// JAM
module JAM (
input CLK,
input RST,
output reg [2:0] W,
output reg [2:0] J,
input [6:0] Cost,
output reg [3:0] MatchCount,
output reg [9:0] MinCost,
output reg Valid );
For scale: about 78 flip-flops, about 30 I/O pins, about 0.0090 sq mm of cells after synthesis.
export LEC_CHECK = 0
export ABC_AREA = 1
export CAP_MARGIN = 20
export CELL_PAD_IN_SITES_DETAIL_PLACEMENT = 0
export CORE_ASPECT_RATIO = 1.32
export CORE_MARGIN = 2
export CORE_UTILIZATION = 72
export CTS_CLUSTER_DIAMETER = 95
export HOLD_SLACK_MARGIN = 0.3
export PLACE_DENSITY_LB_ADDON = 0.29
export SETUP_SLACK_MARGIN = -0.45
export SLEW_MARGIN = 5
export TNS_END_PERCENT = 80
create_clock -name core_clock -period 9.51 [get_ports {CLK}]
run.sh (not shown) runs the stock make flow with config.mk's settings and CLKGATE_MAP_FILE=.
The starting point never finished: it broke off in 5_1_grt with GRT-0116.
Change:
- ABC_AREA: 1 -> not set
- CELL_PAD_IN_SITES_DETAIL_PLACEMENT: 0 -> not set
- CORE_ASPECT_RATIO: 1.32 -> not set
- CORE_UTILIZATION: 72 -> 61
- CTS_CLUSTER_DIAMETER: 95 -> not set
- HOLD_SLACK_MARGIN: 0.3 -> not set
- PLACE_DENSITY_LB_ADDON: 0.29 -> not set
- SETUP_SLACK_MARGIN: -0.45 -> not set
- SLEW_MARGIN: 5 -> 20
- TNS_END_PERCENT: 80 -> not set
- clock period: 9.51 -> 15.5 ns (I/O delays scaled with it)
Outcome: Now the flow produced a clean layout; die size rises by 20%; area after synthesis increases by 2.4%; synthesized cell count falls by 16%.
Change:
- CORE_UTILIZATION: 61 -> 72
- PLACE_DENSITY_LB_ADDON: not set -> 0.0
- SETUP_SLACK_MARGIN: not set -> 1.82
- clock period: 15.5 -> 6.24 ns (I/O delays scaled with it)
The changed run aborted during 4_1_cts (DPL-0038). Area after synthesis is unchanged. Synthesized cell count is unchanged. Die size drops by about a fifth.
Change:
- CORE_UTILIZATION: 72 -> 40
- PLACE_DENSITY_LB_ADDON: 0.0 -> not set
- SETUP_SLACK_MARGIN: 1.82 -> not set
- clock period: 6.24 -> 15.5 ns (I/O delays scaled with it)
This time the run produced a clean layout.
Die area goes up by 77%.
Synthesized cell count is unchanged.
Area after synthesis is unchanged.
Change:
- CORE_ASPECT_RATIO: not set -> 0.57
- CORE_MARGIN: 2 -> 10
- clock period: 15.5 -> 16.0 ns (I/O delays scaled with it)
=> Area after synthesis does not change. Setup slack gets worse by 0.21 ns. Routed wire length goes up by roughly a tenth. Via count goes up slightly. Synthesized cell count stays the same. Hold slack gets better by 0.023 ns. Sequential cell count does not change. Maximum frequency goes down by a few percent. Final cell count goes up slightly.
Change:
- CELL_PAD_IN_SITES_GLOBAL_PLACEMENT: not set -> 2
- CORE_ASPECT_RATIO: 0.57 -> 0.5
- CORE_MARGIN: 10 -> 2
- CTS_CLUSTER_DIAMETER: not set -> 377
- CTS_CLUSTER_SIZE: not set -> 98
- PLACE_DENSITY_LB_ADDON: not set -> 0.04
The changed run ran to the end with no violations.
Global-route usage is higher by 7.8 points.
Design area is lower slightly.
Register-to-register slack improves by 0.32 ns.
Hold slack degrades by 0.0097 ns.
Sequential share of layout area is higher by 0.18 points.
Total power is lower by a few percent.

== v9 ==
Starting RTL as in the previous note.
Settings: LEC_CHECK=0, ABC_AREA=1, CAP_MARGIN=20, CORE_ASPECT_RATIO=0.5, CORE_MARGIN=2, CORE_UTILIZATION=72, CTS_CLUSTER_DIAMETER=396, CTS_CLUSTER_SIZE=97, HOLD_SLACK_MARGIN=0.28, SETUP_SLACK_MARGIN=0.57, SLEW_MARGIN=20; clock period 7.78 ns.
As the logs show, v9 stopped at 4_1_cts after a tool error, so it never reached the end of the flow.
The inputs of v20 differ from those of v9 as listed below.
==> flow/config.mk <==
export PLATFORM = sky130hd
export DESIGN_NAME = JAM
export DESIGN_NICKNAME = JAM
export VERILOG_FILES = /design/flow/design.v
export SDC_FILE = /design/flow/constraint.sdc
export NUM_CORES = 4
export LEC_CHECK = 0
export CAP_MARGIN = 20
export CORE_MARGIN = 2
export CORE_UTILIZATION = 40
export SLEW_MARGIN = 20
==> flow/constraint.sdc <==
create_clock -name core_clock -period 16.0 [get_ports {CLK}]
set_input_delay 3.2000 -clock core_clock [delete_from_list [all_inputs] [get_ports {CLK}]]
set_output_delay 3.2000 -clock core_clock [all_outputs]
set_load 0.01 [all_outputs]
The final layout from v20, which completed every stage, passed the timing, DRC and antenna checks at the end of the flow. Die width (higher): v9. v20 vs. v9: weighted congestion at the end of routability-driven global placement fell about 22%; area after synthesis rose 2.4%; yosys stat chip area rose 2.4%; row count rose 27. v20 against v9: simple logic cell fraction of the synthesized area went down by 10 points; proportion of synthesized chip area in sequential cells lower.
### v20 -> v58
-- flow/config.mk --
<<< v20, line 8
export CAP_MARGIN = 20
export CORE_MARGIN = 2
export CORE_UTILIZATION = 40
export SLEW_MARGIN = 20
>>> v58, line 8
export CAP_MARGIN = 20
export CORE_MARGIN = 6
export CORE_UTILIZATION = 61
export CTS_CLUSTER_SIZE = 37
export GPL_TIMING_DRIVEN = 0
export SLEW_MARGIN = 10
### Flow results
v58: flow completed, timing, DRC and antenna clean
v58 ends up with a global-route total usage across every layer that is 12 points higher than in v20.
Diff v20 -> v58: cell count after placement went down about 5%, critical path depth has increased, total power went up.
NOTE: shortest period the worst path allows in v58 exceeds that of v20
[inputs] v51 vs v58
-- flow/config.mk --
<<< v58, line 7
export LEC_CHECK = 0
export CAP_MARGIN = 20
export CORE_MARGIN = 6
export CORE_UTILIZATION = 61
export CTS_CLUSTER_SIZE = 37
export GPL_TIMING_DRIVEN = 0
export SLEW_MARGIN = 10
>>> v51, line 7
export LEC_CHECK = 0
export ABC_AREA = 0
export CAP_MARGIN = 20
export CELL_PAD_IN_SITES_GLOBAL_PLACEMENT = 2
export CORE_ASPECT_RATIO = 0.5
export CORE_MARGIN = 2
export CORE_UTILIZATION = 27
export CTS_CLUSTER_DIAMETER = 258
export CTS_CLUSTER_SIZE = 98
export PLACE_DENSITY = 0.85
export SLEW_MARGIN = 20
==> results <==
Compared with v58, in v51 relative contribution of combinational cells to total power went down 4.1 points, number of stages on the worst setup path went up by 1. v51 vs v58: setup slack of the critical path after layout up. Delta (v51 minus v58): wire length of the first global-routing pass went up; proportion of cell area occupied by registers went down by 0.33 points; power increased by about 3.4% relative to the old numbers; transition time at the pin with the least slew margin picked up an extra 0.12 ns; sequential power +about 6%. Going from v58 to v51, required time at the endpoint of the critical path saw a decrease, number of violations reported at the end of detailed-routing iteration 0 dropped 154.
## Diff of input files: v32 against v51
==> flow/config.mk <==
export PLATFORM = sky130hd
export DESIGN_NAME = JAM
export DESIGN_NICKNAME = JAM
export VERILOG_FILES = /design/flow/design.v
export SDC_FILE = /design/flow/constraint.sdc
export NUM_CORES = 4
export LEC_CHECK = 0
export CAP_MARGIN = 20
export CELL_PAD_IN_SITES_GLOBAL_PLACEMENT = 3
export CORE_MARGIN = 6
export CORE_UTILIZATION = 61
export CTS_CLUSTER_DIAMETER = 237
export CTS_CLUSTER_SIZE = 37
export GPL_ROUTABILITY_DRIVEN = 1
export GPL_TIMING_DRIVEN = 0
export MAX_ROUTING_LAYER = met4
export PLACE_DENSITY_LB_ADDON = 0.03
export SLEW_MARGIN = 20
Notes after the runs:
- v32 did not run to completion, as it errored out during 3_1_place_gp_skip_io.
- The number of enable-type register cells in the synthesized netlist was comparable across v32 and v51.
- Total core area: v32 < v51
- There was hardly any difference in share of synthesized cell area in full adder, half adder and majority cells between v32 and v51.
- v32: number of cell rows is 3 lower than what v51 reported.
- v32: pre-placement core utilization is 35 points higher than what v51 reported.
- Measured against v32, the die area of v51 comes out at 2.0 times the reference value.
- Between v51 and v32, the flow reports floorplan die width decreasing by more than a quarter.

Starting RTL as in the previous note.
==> flow/design.v (excerpt) <==
module JAM (
input CLK,
input RST,
output reg [2:0] W,
output reg [2:0] J,
input [6:0] Cost,
output reg [3:0] MatchCount,
output reg [9:0] MinCost,
output reg Valid );
export LEC_CHECK = 0
export CAP_MARGIN = 20
export CORE_MARGIN = 2
export CORE_UTILIZATION = 72
export CTS_CLUSTER_SIZE = 20
export GPL_ROUTABILITY_DRIVEN = 0
export PLACE_DENSITY_LB_ADDON = 0.0
export SETUP_SLACK_MARGIN = 1.82
export SLEW_MARGIN = 20
create_clock -name core_clock -period 6.24 [get_ports {CLK}]
The starting point never finished: it broke off in clock tree synthesis.
Next try:
- CORE_UTILIZATION: 72 -> 67
- CTS_CLUSTER_SIZE: 20 -> unset
- GPL_ROUTABILITY_DRIVEN: 0 -> unset
- PLACE_DENSITY_LB_ADDON: 0.0 -> unset
- SETUP_SLACK_MARGIN: 1.82 -> unset
- clock period: 6.24 -> 12.8 ns (I/O delays scaled with it)
The new run aborted during global routing (GRT-0232).
Die area grows by 7.2%.
Area after synthesis is unchanged.
Synthesized cell count stays the same.
Next try:
- ABC_AREA: unset -> 1
- CORE_UTILIZATION: 67 -> 72
- CTS_CLUSTER_SIZE: unset -> 10
- clock period: 12.8 -> 15.0 ns (I/O delays scaled with it)
Now the flow passed the timing, DRC and antenna checks.
Die area came out lower by 8.8%.
Synthesized cell count rises by 19%.
Area after synthesis went down by 2.3%.

Setup of oak:
The RTL this note starts from:
==> flow/design.v <==
module JAM (
input CLK,
input RST,
output reg [2:0] W,
output reg [2:0] J,
input [6:0] Cost,
output reg [3:0] MatchCount,
output reg [9:0] MinCost,
output reg Valid );
reg [2:0] n_state;
reg [2:0] c_state;
reg [2:0] max_index;
reg [2:0] max;
reg [2:0] sortlist [0:7];
reg directions [0:7];
reg sortable;
reg [2:0] list_index;
reg [9:0] cost_sum;
reg [9:0] cost_min;
parameter IDLE          = 3'd0,
          CAL_COST      = 3'd1,
          MIN_CONFIRM   = 3'd2,
          MOVE          = 3'd3,
          FIN           = 3'd4
;
always@(posedge CLK or posedge RST) begin
    if (RST) c_state <= IDLE;
    else c_state <= n_state;
end
always@(*) begin
    case(c_state)
        IDLE : n_state = CAL_COST;
        CAL_COST : n_state = (W == 3'd7) ? MIN_CONFIRM : c_state;
        MIN_CONFIRM : n_state = MOVE;
        MOVE : n_state = (sortable == 1'b0) ? FIN : CAL_COST;
        default : n_state = c_state;
    endcase
end
always @(posedge CLK or posedge RST) begin
    if(RST) list_index <= 3'd0;
    else if(n_state == CAL_COST) list_index <= list_index + 3'd1;
    else list_index <= 3'd0;
end
always @(posedge CLK or posedge RST) begin
    if(RST)begin
        sortlist[0] <= 3'd0;
        sortlist[1] <= 3'd1;
        sortlist[2] <= 3'd2;
        sortlist[3] <= 3'd3;
        sortlist[4] <= 3'd4;
        sortlist[5] <= 3'd5;
        sortlist[6] <= 3'd6;
        sortlist[7] <= 3'd7;
    end
    else if(c_state == MOVE && sortable == 1'b1)begin
        if(directions[sortlist[max_index]] == 1'b0)begin
            sortlist[max_index] <= sortlist[max_index-1];
            sortlist[max_index-1] <= sortlist[max_index];
        end
        else if(directions[sortlist[max_index]] == 1'b1)begin
            sortlist[max_index] <= sortlist[max_index+1];
            sortlist[max_index+1] <= sortlist[max_index];
        end
    end
end
always @(posedge CLK or posedge RST) begin
    if(RST)begin
        directions[0] <= 1'b0;
        directions[1] <= 1'b0;
        directions[2] <= 1'b0;
        directions[3] <= 1'b0;
        directions[4] <= 1'b0;
        directions[5] <= 1'b0;
        directions[6] <= 1'b0;
        directions[7] <= 1'b0;
    end
    else if(c_state == MOVE && sortable == 1'b1)begin
        directions[sortlist[0]] <= (sortlist[max_index] < sortlist[0]) ? ~directions[sortlist[0]] : directions[sortlist[0]];
        directions[sortlist[1]] <= (sortlist[max_index] < sortlist[1]) ? ~directions[sortlist[1]] : directions[sortlist[1]];
        directions[sortlist[2]] <= (sortlist[max_index] < sortlist[2]) ? ~directions[sortlist[2]] : directions[sortlist[2]];
        directions[sortlist[3]] <= (sortlist[max_index] < sortlist[3]) ? ~directions[sortlist[3]] : directions[sortlist[3]];
        directions[sortlist[4]] <= (sortlist[max_index] < sortlist[4]) ? ~directions[sortlist[4]] : directions[sortlist[4]];
        directions[sortlist[5]] <= (sortlist[max_index] < sortlist[5]) ? ~directions[sortlist[5]] : directions[sortlist[5]];
        directions[sortlist[6]] <= (sortlist[max_index] < sortlist[6]) ? ~directions[sortlist[6]] : directions[sortlist[6]];
        directions[sortlist[7]] <= (sortlist[max_index] < sortlist[7]) ? ~directions[sortlist[7]] : directions[sortlist[7]];
    end
end
always @(*) begin
    begin
        max_index = 3'd0;
        max = 3'd0;
        if(max < sortlist[0] && (directions[sortlist[0]] == 1'b1 && sortlist[0] > sortlist[1]))begin
            max = sortlist[0];
            max_index = 3'd0;
        end
        if(max < sortlist[1] &&((directions[sortlist[1]] == 1'b0 && sortlist[1] > sortlist[0])||(directions[sortlist[1]] == 1'b1 && sortlist[1] > sortlist[2])))begin
            max = sortlist[1];
            max_index = 3'd1;
        end
        if(max < sortlist[2] &&((directions[sortlist[2]] == 1'b0 && sortlist[2] > sortlist[1])||(directions[sortlist[2]] == 1'b1 && sortlist[2] > sortlist[3])))begin
            max = sortlist[2];
            max_index = 3'd2;
        end
        if(max < sortlist[3] &&((directions[sortlist[3]] == 1'b0 && sortlist[3] > sortlist[2])||(directions[sortlist[3]] == 1'b1 && sortlist[3] > sortlist[4])))begin
            max = sortlist[3];
            max_index = 3'd3;
        end
        if(max < sortlist[4] &&((directions[sortlist[4]] == 1'b0 && sortlist[4] > sortlist[3])||(directions[sortlist[4]] == 1'b1 && sortlist[4] > sortlist[5])))begin
            max = sortlist[4];
            max_index = 3'd4;
        end
        if(max < sortlist[5] &&((directions[sortlist[5]] == 1'b0 && sortlist[5] > sortlist[4])||(directions[sortlist[5]] == 1'b1 && sortlist[5] > sortlist[6])))begin
            max = sortlist[5];
            max_index = 3'd5;
        end
        if(max < sortlist[6] &&((directions[sortlist[6]] == 1'b0 && sortlist[6] > sortlist[5])||(directions[sortlist[6]] == 1'b1 && sortlist[6] > sortlist[7])))begin
            max = sortlist[6];
            max_index = 3'd6;
        end
        if(max < sortlist[7] &&((directions[sortlist[7]] == 1'b0 && sortlist[7] > sortlist[6])))begin
            max = sortlist[7];
            max_index = 3'd7;
        end
    end
end
always @(*) begin
    sortable = 1'b0;
    sortable = ( directions[sortlist[0]] == 1'b1 && sortlist[0] > sortlist[1]) ? 1'b1 : sortable;
    sortable = ((directions[sortlist[1]] == 1'b0 && sortlist[1] > sortlist[0])||(directions[sortlist[1]] == 1'b1 && sortlist[1] > sortlist[2])) ? 1'b1 : sortable;
    sortable = ((directions[sortlist[2]] == 1'b0 && sortlist[2] > sortlist[1])||(directions[sortlist[2]] == 1'b1 && sortlist[2] > sortlist[3])) ? 1'b1 : sortable;
    sortable = ((directions[sortlist[3]] == 1'b0 && sortlist[3] > sortlist[2])||(directions[sortlist[3]] == 1'b1 && sortlist[3] > sortlist[4])) ? 1'b1 : sortable;
    sortable = ((directions[sortlist[4]] == 1'b0 && sortlist[4] > sortlist[3])||(directions[sortlist[4]] == 1'b1 && sortlist[4] > sortlist[5])) ? 1'b1 : sortable;
    sortable = ((directions[sortlist[5]] == 1'b0 && sortlist[5] > sortlist[4])||(directions[sortlist[5]] == 1'b1 && sortlist[5] > sortlist[6])) ? 1'b1 : sortable;
    sortable = ((directions[sortlist[6]] == 1'b0 && sortlist[6] > sortlist[5])||(directions[sortlist[6]] == 1'b1 && sortlist[6] > sortlist[7])) ? 1'b1 : sortable;
    sortable = ( directions[sortlist[7]] == 1'b0 && sortlist[7] > sortlist[6]) ? 1'b1 : sortable;
end
always @(posedge CLK or posedge RST) begin
    if(RST) W <= 3'd0;
    else if(c_state == CAL_COST) W <= list_index;
end
always @(*) begin
    J = sortlist[W];
end
always @(posedge CLK or posedge RST) begin
    if(RST) cost_sum <= 10'd0;
    else if(c_state == CAL_COST) cost_sum <= cost_sum + Cost;
    else cost_sum <= 10'd0;
end
always @(posedge CLK or posedge RST) begin
    if(RST) cost_min <= 10'd1023;
    else if(c_state == MIN_CONFIRM) cost_min <= (cost_min > cost_sum) ? cost_sum : cost_min;
end
always @(posedge CLK or posedge RST) begin
    if(RST) MinCost <= 10'd0;
    else if(c_state == FIN) MinCost <= cost_min;
end
always @(posedge CLK or posedge RST) begin
    if(RST) MatchCount <= 4'd0;
    else if(c_state == MIN_CONFIRM)begin
        if(cost_min > cost_sum) MatchCount <= 4'd1;
        else if(cost_min == cost_sum) MatchCount <= MatchCount + 4'd1;
    end
end
always @(posedge CLK or posedge RST) begin
    if(RST) Valid <= 1'b0;
    else if(c_state == FIN) Valid <= 1'b1;
end
endmodule
export LEC_CHECK = 0
export ABC_AREA = 1
export CAP_MARGIN = 25
export CELL_PAD_IN_SITES_GLOBAL_PLACEMENT = 3
export CORE_ASPECT_RATIO = 1.39
export CORE_MARGIN = 2
export CORE_UTILIZATION = 58
export CTS_CLUSTER_DIAMETER = 190
export GPL_ROUTABILITY_DRIVEN = 0
export MAX_ROUTING_LAYER = met4
export PLACE_DENSITY_LB_ADDON = 0.04
export SLEW_MARGIN = 40
export TNS_END_PERCENT = 90
create_clock -name core_clock -period 21.7 [get_ports {CLK}]
oak did not make it past global placement without I/O (3_1_place_gp_skip_io), where a tool error ended it.
--- input diff oak..pine ---
# oak
export LEC_CHECK = 0
export ABC_AREA = 1
export CAP_MARGIN = 25
export CELL_PAD_IN_SITES_GLOBAL_PLACEMENT = 3
export CORE_ASPECT_RATIO = 1.39
export CORE_MARGIN = 2
export CORE_UTILIZATION = 58
export CTS_CLUSTER_DIAMETER = 190
export GPL_ROUTABILITY_DRIVEN = 0
export MAX_ROUTING_LAYER = met4
export PLACE_DENSITY_LB_ADDON = 0.04
export SLEW_MARGIN = 40
export TNS_END_PERCENT = 90
create_clock -name core_clock -period 21.7 [get_ports {CLK}]
# pine
export LEC_CHECK = 0
export CAP_MARGIN = 20
export CORE_MARGIN = 2
export CORE_UTILIZATION = 61
export SLEW_MARGIN = 20
create_clock -name core_clock -period 8.65 [get_ports {CLK}]
[summary]
The yosys stat cell total of pine falls short of that of oak by 217.
Floorplan die height in pine vs oak: down about 16%
When pine is measured against oak, its area after synthesis turns out 210 sq um higher.
Summary of pine over oak: full die area now smaller, starting utilization of the core area higher.
Compared with oak, in pine area reported by Yosys stat higher, total nets after synthesis went down.
Lower area fraction in compound gates after synthesis was reported by oak, not pine.
Diff pine and oak: multiplexer share of the synthesized area higher in pine
The flow ended early for pine: it failed with a tool error in global routing (5_1_grt).
What birch does differently from pine at the input level:
# pine
export LEC_CHECK = 0
export CAP_MARGIN = 20
export CORE_MARGIN = 2
export CORE_UTILIZATION = 61
export SLEW_MARGIN = 20
create_clock -name core_clock -period 8.65 [get_ports {CLK}]
# birch
export LEC_CHECK = 0
export CAP_MARGIN = 20
export CORE_MARGIN = 2
export CORE_UTILIZATION = 66
export SLEW_MARGIN = 20
create_clock -name core_clock -period 12.8 [get_ports {CLK}]
### Flow results
- What ended birch was a tool error in global routing (5_1_grt); the run never finished.
- Summary — post-cts repair resize count, birch relative to pine: higher, by 20.
- birch — horizontal die dimension about 3.7% lower, pine as reference
- pine -> birch: distinct cell type count after synthesis flat
- From pine to birch the numbers moved as follows: placed cell area shows a reduction of 7.9%, setup slack at placement shows an increase of 4.14 ns.
The inputs of maple differ from those of birch as listed below.
# birch
export LEC_CHECK = 0
export CAP_MARGIN = 20
export CORE_MARGIN = 2
export CORE_UTILIZATION = 66
export SLEW_MARGIN = 20
create_clock -name core_clock -period 12.8 [get_ports {CLK}]
# maple
export LEC_CHECK = 0
export CAP_MARGIN = 20
export CORE_MARGIN = 2
export CORE_UTILIZATION = 58
export SETUP_SLACK_MARGIN = -0.69
export SLEW_MARGIN = 20
create_clock -name core_clock -period 13.1 [get_ports {CLK}]
Results
Not one of birch and maple finished clean.
Seen in the log of birch: GRT-0232 during global routing (5_1_grt), after which the run never completed.
Of maple and birch, the higher cell row count belongs to maple.
Core region area (maple vs. birch) increases by more than 10%
Re number of buffers inserted during clock tree synthesis: no difference whatsoever between maple and birch.
Comparing floorplan core density for maple and birch, the bigger number came from birch.
The die size in maple is 1.13 times that in birch.
birch -> maple: count of unique library cells instantiated by Yosys flat
Re sequential element share of the synthesized area: no difference whatsoever between birch and maple.
Final weighted congestion in routability-driven placement in maple is 2.4% above birch.
Number of buffers inserted by post-CTS setup repair delta for maple relative to birch: 76 lower
Changes in cedar relative to maple:
# maple
export LEC_CHECK = 0
export CAP_MARGIN = 20
export CORE_MARGIN = 2
export CORE_UTILIZATION = 58
export SETUP_SLACK_MARGIN = -0.69
export SLEW_MARGIN = 20
create_clock -name core_clock -period 13.1 [get_ports {CLK}]
# cedar
export LEC_CHECK = 0
export CAP_MARGIN = 20
export CORE_MARGIN = 2
export CORE_UTILIZATION = 70
export SLEW_MARGIN = 20
create_clock -name core_clock -period 6.24 [get_ports {CLK}]
### Flow results
- As the logs show, cedar stopped at clock tree synthesis (4_1_cts) after a tool error, so it never reached the end of the flow.
- Die area (cedar over maple): decrease, 2800 sq um
- Cmp cedar vs maple: worst slack at placement lower in cedar
- On cedar: floorplan utilization is 14 points higher than what maple gave.
- Taking maple as the reference, in cedar number of placed instances with taps included grew by 131, HPWL after detailed placement moved up, routability congestion estimate went up 0.082.
- Comparing maple against cedar, there is no change at all in instance tally after logic synthesis.
- cedar vs maple, die extent in y went down by about 9%.
- Delta (cedar minus maple): core area fell 19%, count of input and output buffers was more or less identical, area of the synthesized netlist per yosys stat neither gained nor lost much.
Power figures rest on the tool's default switching activity, not on a simulated workload.
